==> run a <==
==> flow/design.v <==
module binary2deg(
	input i_clk,
	input i_rst,
	input i_start,
	input[63:0] i_decimal,
	input[3:0] i_frccnt,
	output[13:0] o_deg,
	output o_finished
	);
enum {IDLE,D2B1,D2B2,SHIFT,B2D,END} state_w,state_r;
logic[13:0] deg_w,deg_r;
logic[21:0] devider_w,devider_r;
logic[34:0] tmp_w,tmp_r;
logic[63:0] decimal_w,decimal_r;
logic[21:0] binary_w,binary_r;
logic[3:0] cnt_w,cnt_r;
logic[3:0] frccnt_w,frccnt_r;
logic finished;
assign o_finished = finished;
assign o_deg = deg_r;
always@(*) begin
	deg_w = deg_r;
	devider_w = devider_r;
	tmp_w = tmp_r;
	decimal_w = decimal_r;
	binary_w = binary_r;
	cnt_w = cnt_r;
	frccnt_w = frccnt_r;
	state_w = state_r;
	finished = 0;
	case(state_r)
		IDLE: begin
			if(i_start) begin
				state_w = D2B1;
				decimal_w = i_decimal;
				frccnt_w = i_frccnt;
				tmp_w = 0;
			end
			else begin
				state_w = state_r;
				decimal_w = 0;
			end
			binary_w = 0;
			devider_w = 22'b101101000000000000000;
			finished = 0;
		end
		D2B1: begin
			if(decimal_r[3:0] < 10) begin
				tmp_w = (tmp_r >> 4)+(tmp_r >> 5)+(tmp_r >> 8)+(tmp_r >> 9)+(tmp_r >> 12)+(tmp_r >> 13)+{18'd0,decimal_r[3:0],13'd0};
				state_w = state_r;
			end
			else begin
				tmp_w = tmp_r;
				state_w = D2B2;
			end
			decimal_w = decimal_r >> 4;
		end
		D2B2: begin
			if(cnt_r == (frccnt_r - 1)) begin
				state_w = SHIFT;
				cnt_w = 0;
			end
			else begin
				state_w = state_r;
				cnt_w = cnt_r + 1;
			end
			tmp_w = (tmp_r >> 4)+(tmp_r >> 5)+(tmp_r >> 8)+(tmp_r >> 9)+(tmp_r >> 12)+(tmp_r >> 13)+{18'd0,decimal_r[3:0],13'd0};
			decimal_w = decimal_r >> 4;
		end
		SHIFT: begin
			tmp_w = (tmp_r << 3) + (tmp_r << 1);
			if(cnt_r == (frccnt_r - 2)) begin
				state_w = B2D;
				binary_w = tmp_w[21:0];
				cnt_w = 0;
			end
			else begin
				state_w = state_r;
				cnt_w = cnt_r + 1;
			end
		end
		B2D: begin
			if(cnt_r == 13) begin
				state_w = END;
				cnt_w = 0;
			end
			else begin
				state_w = state_r;
				cnt_w = cnt_r + 1;
			end
			if(binary_r < devider_r) begin
				deg_w = {deg_r[12:0],1'b0};
				binary_w = binary_r;
			end
			else begin
				deg_w = {deg_r[12:0],1'b1};
				binary_w = binary_r - devider_r;
			end
			devider_w = devider_r >> 1;
			finished = 0;
		end
		END: begin
			finished = 1;
			state_w = IDLE;
		end
	endcase
end
always@(posedge i_clk or negedge i_rst) begin
	if(!i_rst) begin
		devider_r <= 22'b0101101000000000000000;
		binary_r <= 0;
		deg_r <= 0;
		cnt_r <= 0;
		state_r <= IDLE;
		decimal_r <= 64'd0;
		tmp_r <= 35'd0;
		frccnt_r <= 0;
	end
	else begin
		devider_r <= devider_w;
		binary_r <= binary_w;
		deg_r <= deg_w;
		cnt_r <= cnt_w;
		state_r <= state_w;
		decimal_r <= decimal_w;
		tmp_r <= tmp_w;
		frccnt_r <= frccnt_w;
	end
end
endmodule
module synchro(
	input i_clk,
	input i_rst,
	input i_write,
	input[7:0] i_char,
	output o_full,
	output o_check,
	output[14 - 1:0] o_deg
	);
integer i;
enum {IDLE,IDT,DATA,DEG,CHECK} state_w,state_r;
logic[7:0] cnt_w,cnt_r;
logic[7:0] char_w[7:0],char_r[7:0];
logic[2:0] r_w,r_r,w_w,w_r;
logic[7:0] char;
logic[7:0] check_w,check_r;
logic[7:0] checksum_w,checksum_r,tmp;
logic check;
logic[23:0] SI_w,SI_r;
logic[3:0] pos;
enum {INT,FRC} dstate_w,dstate_r;
logic[63:0] decimal_w,decimal_r;
logic[13:0] deg,deg_w,deg_r;
logic[3:0] frccnt_w,frccnt_r;
logic finished;
binary2deg xbinary2deg(.i_clk(i_clk),.i_rst(i_rst),.i_start(check && (pos == 1)),.i_decimal(decimal_r),.i_frccnt(frccnt_r),.o_deg(deg),.o_finished(finished));
assign o_full = ((w_r + 1) == r_r)? 1 : 0;
assign o_check = check;
assign o_deg = deg_r;
always@(*) begin
	for(i = 0; i < 8; i = i + 1) begin
		char_w[i] = char_r[i];
	end
	if(i_write) begin
		w_w = w_r + 1;
		char_w[w_r] = i_char;
	end
	else begin
		w_w = w_r;
	end
	if(w_r != r_r) begin
		char = char_r[r_r];
		r_w = r_r + 1;
	end
	else begin
		char = 0;
		r_w = r_r;
	end
end
always@(*) begin
	pos = 0;
	case(SI_r)
		{"H","D","G"} : begin
			pos = 1;
		end
		{"H","D","T"} : begin
			pos = 1;
		end
	endcase
end
always@(*) begin
	if(finished)
		deg_w = deg;
	else
		deg_w = deg_r;
end
always@(*) begin
	check = 0;
	checksum_w = checksum_r;
	SI_w = SI_r;
	decimal_w = decimal_r;
	tmp = 0;
	frccnt_w = frccnt_r;
	state_w = state_r;
	dstate_w = dstate_r;
	cnt_w = cnt_r;
	check_w = check_r;
	if(w_r != r_r) begin
		case(state_r)
			IDLE: begin
				check_w = 0;
				decimal_w = 0;
				frccnt_w = 0;
				dstate_w = INT;
				if(char == "$") begin
					state_w = IDT;
				end
				else begin
					state_w = state_r;
				end
				cnt_w = 0;
			end
			IDT: begin
				if(cnt_r == 4) begin
					state_w = DATA;
					cnt_w = 0;
					SI_w = (SI_r << 8) + {16'd0,char};
				end
				else if(cnt_r > 1) begin
					state_w = state_r;
					cnt_w = cnt_r + 1;
					SI_w = (SI_r << 8) + {16'd0,char};
				end
				else begin
					state_w = state_r;
					SI_w = SI_r;
					cnt_w = cnt_r + 1;
				end
				check_w = check_r ^ char;
			end
			DATA: begin
				if(char == "*") begin
					state_w = CHECK;
					cnt_w = 0;
					check_w = check_r;
				end
				else if(char == ",") begin
					cnt_w = cnt_r + 1;
					check_w = check_r ^ char;
					if(cnt_r == (pos - 1)) begin
						state_w = DEG;
					end
					else begin
						state_w = state_r;
					end
				end
				else begin
					state_w = state_r;
					cnt_w = cnt_r;
					check_w = check_r ^ char;
				end
			end
			DEG: begin
				tmp = char - "0";
				if(char == ".") begin
					dstate_w = FRC;
					state_w = state_r;
					cnt_w = cnt_r;
					frccnt_w = frccnt_r;
					decimal_w = (decimal_r << 4) + {60'd0,tmp[3:0]};
				end
				else if(char == ",") begin
					dstate_w = INT;
					state_w = DATA;
					cnt_w = cnt_r;
					frccnt_w = frccnt_r;
					decimal_w = decimal_r;
				end
				else begin
					state_w = state_r;
					dstate_w = dstate_r;
					cnt_w = cnt_r;
					decimal_w = (decimal_r << 4) + {60'd0,tmp[3:0]};
					if(dstate_r == FRC) begin
						frccnt_w = frccnt_r;
					end
					else begin
						frccnt_w = frccnt_r + 1;
					end
				end
				check_w = check_r ^ char;
			end
			CHECK: begin
				if(char == 8'hd) begin
					state_w = IDLE;
					cnt_w = 0;
					if(check_r == checksum_r) begin
						check = 1;
					end
					else begin
						check = 0;
					end
				end
				else begin
					if((char > "/") && (char < ":")) begin
						tmp = char - "0";
						checksum_w = cnt_r == 0 ? {tmp[3:0],4'd0} : {checksum_r[7:4],tmp[3:0]};
					end
					else if((char > "@") && (char < "G")) begin
						tmp = char - "A" + 8'd10;
						checksum_w = cnt_r == 0 ? {tmp[3:0],4'd0} : {checksum_r[7:4],tmp[3:0]};
					end
					else begin
						checksum_w = checksum_r;
					end
					cnt_w = cnt_r + 1;
				end
			end
		endcase
	end
	else begin
		state_w = state_r;
		cnt_w = cnt_r;
		checksum_w = checksum_r;
		check_w = check_r;
	end
end
always@(posedge i_clk or negedge i_rst) begin
	if(!i_rst) begin
		state_r <= IDLE;
		dstate_r <= INT;
		cnt_r <= 0;
		deg_r <= 0;
		checksum_r <= 0;
		check_r <= 0;
		SI_r <= 0;
		r_r <= 0;
		w_r <= 0;
		decimal_r <= 0;
		frccnt_r <= 0;
		for(i = 0; i < 8; i = i + 1) begin
			char_r[i] <= 0;
		end
	end
	else begin
		state_r <= state_w;
		dstate_r <= dstate_w;
		cnt_r <= cnt_w;
		deg_r <= deg_w;
		checksum_r <= checksum_w;
		check_r <= check_w;
		SI_r <= SI_w;
		r_r <= r_w;
		w_r <= w_w;
		decimal_r <= decimal_w;
		frccnt_r <= frccnt_w;
		for(i = 0; i < 8; i = i + 1) begin
			char_r[i] <= char_w[i];
		end
	end
end
endmodule
==> flow/run.sh <==
#!/bin/bash
# the make line also repeats each setting of config.mk as NAME=value (left out here)
make -C /OpenROAD-flow-scripts/flow DESIGN_CONFIG=/design/flow/config.mk WORK_HOME=/design/flow/orfs CLKGATE_MAP_FILE= finish
==> flow/config.mk <==
export PLATFORM = sky130hd
export DESIGN_NAME = synchro
export DESIGN_NICKNAME = synchro
export VERILOG_FILES = /design/flow/design.v
export SDC_FILE = /design/flow/constraint.sdc
export NUM_CORES = 4
export LEC_CHECK = 0
export ABC_AREA = 0
export CAP_MARGIN = 20
export CELL_PAD_IN_SITES_GLOBAL_PLACEMENT = 0
export CORE_ASPECT_RATIO = 1.1
export CORE_MARGIN = 2
export CORE_UTILIZATION = 72
export GPL_TIMING_DRIVEN = 1
export MIN_ROUTING_LAYER = met1
export PLACE_DENSITY_LB_ADDON = 0.0
export SETUP_SLACK_MARGIN = 1.24
export SLEW_MARGIN = 30
export TNS_END_PERCENT = 5
==> flow/constraint.sdc <==
create_clock -name core_clock -period 5.05 [get_ports {i_clk}]
set_input_delay 1.0100 -clock core_clock [delete_from_list [all_inputs] [get_ports {i_clk}]]
set_output_delay 1.0100 -clock core_clock [all_outputs]
set_load 0.01 [all_outputs]
==> run b (differences from run a) <==
Settings changed: ABC_AREA 0 to 1, CELL_PAD_IN_SITES_GLOBAL_PLACEMENT 0 to default, CORE_ASPECT_RATIO 1.1 to 0.69, CTS_CLUSTER_DIAMETER from default to 397, CTS_CLUSTER_SIZE from default to 10, GPL_TIMING_DRIVEN 1 to default, MIN_ROUTING_LAYER met1 to default, PLACE_DENSITY from default to 0.4, PLACE_DENSITY_LB_ADDON 0.0 to default, SETUP_SLACK_MARGIN 1.24 to 1.8, SLEW_MARGIN 30 to 20.
==> flow/constraint.sdc (replaced) <==
create_clock -name core_clock -period 5.98 [get_ports {i_clk}]
set_input_delay 1.1960 -clock core_clock [delete_from_list [all_inputs] [get_ports {i_clk}]]
set_output_delay 1.1960 -clock core_clock [all_outputs]
set_load 0.01 [all_outputs]
==> results <==
Outcome: run b no timing/DRC/antenna violations; run a finished with violations
Violated checks: run b -; run a negative setup slack
Data arrival time of the critical path: run b 5680 ps; run a 6450 ps
Tightest Pin Transition: run b 1090 ps; run a 1000 ps
Number of antenna violations at the first check in global routing: run b 2; run a 0
Number of global-route vias before repair: run b 23900; run a 21500
Number of logic stages on the critical path including buffering: run b 24; run a 25
Worst-case clock skew: run b 34.0 ps; run a 23.2 ps
Die width: run b 231 um; run a 180 um
Clock Power Share: run b 33.8%; run a 32.3%
Top layer used by detailed routing: run b met5; run a met4
Drt via density: run b 6.47; run a 6.43
Flop2flop setup slack: run b 730 ps; run a -990 ps
Yosys stat chip area: run b 25700 um2; run a 24700 um2
Met3 wirelength from detailed routing: run b 10500 um; run a 3780 um
Yosys aoi share: run b 17.4%; run a 19.0%
Clk power: run b 2.49 mW; run a 2.81 mW
Net Switching: run b 2.71 mW; run a 2.80 mW
Post-Route Utilization: run b 81.5%; run a 85.4%
Top-count cell post-synth: run b sky130_fd_sc_hd__nand2_1; run a sky130_fd_sc_hd__dfrtp_1
GR Util met1: run b 62.2%; run a 44.5%
Critical R2R Launch: run b xbinary2deg.tmp_r[14]$_DFFE_PN0P_; run a xbinary2deg.tmp_r[5]$_DFFE_PN0P_
Post-Synthesis Mean Instance Area: run b 7.72 um2; run a 9.31 um2
Number of CTS-inserted buffers: run b 43; run a 39
Router iterations before antenna repair: run b 9; run a 6
Area of the mapped netlist: run b 25700 um2; run a 24700 um2
Total placed instance area: run b 26400 um2; run a 26700 um2
Power is estimated from default activity; no workload was simulated.
